## Cordic
module Cordic #(parameter MODE = 0, STAGES = 8, WIDTH = 16, PHASE_WIDTH = 19)(
input wire                        in_clk,
input wire                        in_rst,
input wire                        in_enable,
input wire    [WIDTH-1:0]         in_x,
input wire    [WIDTH-1:0]         in_y,
input wire    [PHASE_WIDTH-1:0]   in_phase,
output wire                       out_valid,
output wire   [PHASE_WIDTH-1:0]   out_phase,
output wire   [WIDTH-1:0]         out_x,
output wire   [WIDTH-1:0]         out_y
);
Settings: LEC_CHECK=0, CAP_MARGIN=10, CELL_PAD_IN_SITES_DETAIL_PLACEMENT=0, CORE_MARGIN=2, CORE_UTILIZATION=72, MAX_ROUTING_LAYER=met4, MIN_ROUTING_LAYER=met1, PLACE_DENSITY=0.64, SETUP_SLACK_MARGIN=1.08, SLEW_MARGIN=20; clock period 6.36 ns.
run.sh (not shown) runs the stock make flow with config.mk's settings and CLKGATE_MAP_FILE=.
The starting point finished but fails on negative setup slack.
Rerun with:
--- a/flow/config.mk
+++ b/flow/config.mk
@@ -7,0 +8 @@
+export ABC_AREA = 1
@@ -11,0 +13 @@
+export CTS_CLUSTER_SIZE = 90
@@ -14,2 +16,2 @@
-export PLACE_DENSITY = 0.64
-export SETUP_SLACK_MARGIN = 1.08
+export PLACE_DENSITY_LB_ADDON = 0.09
+export SETUP_SLACK_MARGIN = 0.99
==> flow/constraint.sdc (replaced) <==
create_clock -name core_clock -period 5.47 [get_ports {in_clk}]
set_input_delay 1.0940 -clock core_clock [delete_from_list [all_inputs] [get_ports {in_clk}]]
set_output_delay 1.0940 -clock core_clock [all_outputs]
set_load 0.01 [all_outputs]
=> The new run finished but fails on negative setup slack. Sequential share of layout area goes down by 1.1 points. Register-to-register slack is worse by 0.51 ns. Worst hold slack is worse by 0.0058 ns. Wire length goes up by 20%. Sequential cell count is unchanged.
Rerun with:
--- a/flow/config.mk
+++ b/flow/config.mk
@@ -13,0 +14 @@
+export HOLD_SLACK_MARGIN = 0.27
@@ -17 +18 @@
-export SETUP_SLACK_MARGIN = 0.99
+export SETUP_SLACK_MARGIN = -0.38
The new run ran to the end with violations: negative setup slack.
Synthesized cell count does not change.
Cell area is about the same.
Rerun with:
==> flow/config.mk (replaced) <==
export PLATFORM = sky130hd
export DESIGN_NAME = Cordic
export DESIGN_NICKNAME = Cordic
export VERILOG_FILES = /design/flow/design.v
export SDC_FILE = /design/flow/constraint.sdc
export NUM_CORES = 4
export LEC_CHECK = 0
export CAP_MARGIN = 20
export CORE_MARGIN = 2
export CORE_UTILIZATION = 72
export CTS_CLUSTER_SIZE = 100
export SLEW_MARGIN = 20
export TNS_END_PERCENT = 45
==> flow/constraint.sdc (replaced) <==
create_clock -name core_clock -period 7.07 [get_ports {in_clk}]
set_input_delay 1.4140 -clock core_clock [delete_from_list [all_inputs] [get_ports {in_clk}]]
set_output_delay 1.4140 -clock core_clock [all_outputs]
set_load 0.01 [all_outputs]
The new run completed, yet does not pass: negative setup slack.
Worst setup slack is better by 0.34 ns.
Synthesized cell count fell by 21%.
Cell area fell by 6.0%.
Cell count fell by 19%.
Sequential share of layout area rose by 1.4 points.

---

Setup of v58:
Starting RTL as in the previous note.
clock: 12.7 ns
lec_check: 0
abc_area: 1
cap_margin: 20
cell_pad_in_sites_global_placement: 3
core_aspect_ratio: 1.16
core_margin: 3
core_utilization: 18
cts_cluster_size: 36
min_routing_layer: met1
place_density: 0.7
slew_margin: 20
Setup changes, v58 to v17
Settings: removing CTS_CLUSTER_SIZE (formerly 36); changing CORE_UTILIZATION from 18 to 40; setting CTS_CLUSTER_DIAMETER to 292 for the first time; changing CORE_ASPECT_RATIO from 1.16 to 0.99; setting SETUP_SLACK_MARGIN to 2.14 for the first time; changing CORE_MARGIN from 3 to 2; removing PLACE_DENSITY (formerly 0.7); removing MIN_ROUTING_LAYER (formerly met1); setting MAX_ROUTING_LAYER to met4 for the first time; removing CELL_PAD_IN_SITES_GLOBAL_PLACEMENT (formerly 3); changing the clock period (ns, I/O delays scaled along) from 12.7 to 12.5.
## What came out
- Cmp v17 vs v58: placed instance count lower in v17
- Diff v58 -> v17 | longest individual stage delay on the worst path | decrease of 0.03 ns
- In the reports for v17 and v58, the smaller fraction of met1 tracks used by global routing belongs to v58.
- Against v58, v17 reports a chip area that is lower.
- v58 → v17: number of non-clock buffers in the layout lost 8, count of standard-cell rows shrank by 38%.
- Compared with v58, v17 ends up with a smaller final cell area.
- Changes observed in v17 relative to v58: signed area change from the synthesized netlist to the final layout shows a reduction of 5.9 points.
diff inputs: v17 => v51
Settings: CTS_CLUSTER_DIAMETER: 292 -> unset; MAX_ROUTING_LAYER: met4 -> unset; ABC_AREA: 1 -> unset; TNS_END_PERCENT: unset -> 45; CORE_UTILIZATION: 40 -> 72; SETUP_SLACK_MARGIN: 2.14 -> unset; CORE_ASPECT_RATIO: 0.99 -> unset; the clock period (ns, I/O delays scaled along): 12.5 -> 9.57.
--- outcome ---
Compared with v17, v51 shows wire length of the first global-routing pass lower by 26 mm. Delta (v51 minus v17): number of clock buffers in the layout fell 16%; met1 wire length went down by 14 mm; critical path depth higher. v17 → v51: fraction of the mapped netlist area in compound gates +0.73 points; register-to-register slack -2.89 ns; share of synthesized registers carrying an async set or reset ~0 delta; final-layout non-clock buffer area share ~0 delta; total area of sequential cells ~0 delta.
> inputs changed (v51 -> v57)
Settings: SETUP_SLACK_MARGIN newly set to -0.57; PLACE_DENSITY newly set to 0.64; TNS_END_PERCENT removed (was 45); CAP_MARGIN changed from 20 to 5; the clock period (ns, I/O delays scaled along) changed from 9.57 to 6.92.
## What came out
In v57 the implementation completed, yet the final layout does not meet the checks, the culprit being setup timing.
Total half-perimeter wirelength after legalization and detailed placement, v57 vs v51: up slightly
Final weighted congestion in routability-driven placement delta for v57 relative to v51: 2.8% lower
~same adder and majority cell fraction of the synthesized area in v51 and v57
Taking v51 as the reference, in v57 flip-flop count closely matched the old numbers, post-detailed-routing wire length increased by 1.4% relative to the old numbers, via count of the first global-routing pass increased by 651 relative to the old numbers, footprint of the flip-flops and latches closely matched the old numbers.
v51 -> v57: global-route usage flat
